Setup of run A:
// cordicMagPh
module cordicMagPh
   #(parameter integer N        = 13,  
     parameter integer XY_WIDTH = 18)  
    (input  wire                           clk,
     input  wire                           reset,    
     input  wire                           st,       
     input  wire signed [XY_WIDTH - 1 : 0] xin,      
     input  wire signed [XY_WIDTH - 1 : 0] yin,      
     output reg                            rdy,      
     output wire        [XY_WIDTH - 1 : 0] mag,      
     output wire signed [XY_WIDTH + 1 : 0] ph);
For scale: about 2400 cells after synthesis, about 78 I/O pins, ~0.019 mm^2 of cells after synthesis.
Settings: LEC_CHECK=0, CAP_MARGIN=0, CORE_ASPECT_RATIO=0.94, CORE_MARGIN=2, CORE_UTILIZATION=72, CTS_CLUSTER_DIAMETER=262, CTS_CLUSTER_SIZE=58, PLACE_DENSITY_LB_ADDON=0.01, SETUP_SLACK_MARGIN=1.86, SLEW_MARGIN=20, TNS_END_PERCENT=5; clock period 6.51 ns.
run.sh (not shown) runs the stock make flow with config.mk's settings and CLKGATE_MAP_FILE=.
Every stage of run A finished as expected; the final checks, on the other hand, flagged negative setup slack, which means the layout fails.
The inputs of run B differ from those of run A as listed below.
- CTS_CLUSTER_DIAMETER: 262 -> unset
- CORE_ASPECT_RATIO: 0.94 -> unset
- TNS_END_PERCENT: 5 -> unset
- CAP_MARGIN: 0 -> 20
- CTS_CLUSTER_SIZE: 58 -> 48
- SETUP_SLACK_MARGIN: 1.86 -> -0.56
- the clock period (ns, I/O delays scaled along): 6.51 -> 5.93
==> results <==
- Critical path depth is lower on run A
- Diff run A -> run B: setup slack went down, final cell count increased 1.7%.
- Run B ran in full, but the layout does not pass; the checks complain about negative setup slack.
Changes in run C relative to run B:
- MAX_ROUTING_LAYER newly set to met4
- CTS_CLUSTER_DIAMETER newly set to 183
- CTS_CLUSTER_SIZE changed from 48 to 47
- the clock period (ns, I/O delays scaled along) changed from 5.93 to 5.74
Notes after the runs:
In run C the implementation completed, yet the final layout does not meet the checks, the culprit being negative setup slack. When run C is measured against run B, its count of plain and timing-repair buffers turns out 10% higher. Max filler cell count in the final layout across run C and run B: run B. Run B reports its top routing layer in use as met5 while run C reports met4. Looking at via count, run C sits 1073 above run B. Launching instance or port of the critical path: x[19]$_DFFE_PP0P_ -> run B, x[4]$_DFFE_PP0P_ -> run C. Sort run C and run B by final cell count asc -> top: run B. Diff run B -> run C: gate count of the mapped netlist held; placer's final routability congestion estimate higher; cell area increased about 1.4%.
The inputs of run D differ from those of run C as listed below.
- CTS_CLUSTER_DIAMETER: 183 -> unset
- SETUP_SLACK_MARGIN: -0.56 -> unset
- CTS_CLUSTER_SIZE: 47 -> unset
- PLACE_DENSITY_LB_ADDON: 0.01 -> unset
- CORE_UTILIZATION: 72 -> 40
- MAX_ROUTING_LAYER: met4 -> unset
- the clock period (ns, I/O delays scaled along): 5.74 -> 6.03
### Flow results
Run D ran in full, but the layout does not pass; the checks complain about negative setup slack.
Measured against run C, the number of vias per cell of run D comes out at 0.79 times the reference value.
Peak per-stage delay on the critical path in run D is 0.11 ns below run C.
In the tables for run C and run D, worst setup slack reads higher with run D.
Run D ended up with a higher number of placed instances, taps included than run C did.
Run C tops out at a lower clock frequency than run D.
Run D reports a lower count of routing violations after the opening detailed-route iteration than run C does.
Diff run C..run D | maximum count of clock buffers along a single path | unchanged
Compare run C and run D | number of setup violations in the final report higher: run C
Overall global routing resource usage in run D vs run C: down 27 points
Non-clock buffer count (run C / run D): 1.12
Run D and run C ended up with roughly the same share of the final layout cell area in sequential cells.

---

cordicMagPh again, from the RTL that the note above started with.
clock: 8.0 ns
lec_check: 0
cap_margin: 20
cell_pad_in_sites_global_placement: 3
core_aspect_ratio: 0.5
core_margin: 2
core_utilization: 40
cts_cluster_diameter: 306
cts_cluster_size: 99
slew_margin: 20
tns_end_percent: 5
Rerun with:
CELL_PAD_IN_SITES_GLOBAL_PLACEMENT = unset   (was 3)
CORE_ASPECT_RATIO = unset   (was 0.5)
CORE_UTILIZATION = 28   (was 40)
CTS_CLUSTER_DIAMETER = unset   (was 306)
CTS_CLUSTER_SIZE = unset   (was 99)
TNS_END_PERCENT = unset   (was 5)
clock period = 9.76 ns   (was 8.0 ns; I/O delays follow)
=>
- routed wire length is lower by 4.6%
- final cell count grows by 7.4%
- hold slack gets better by 9.1 ps
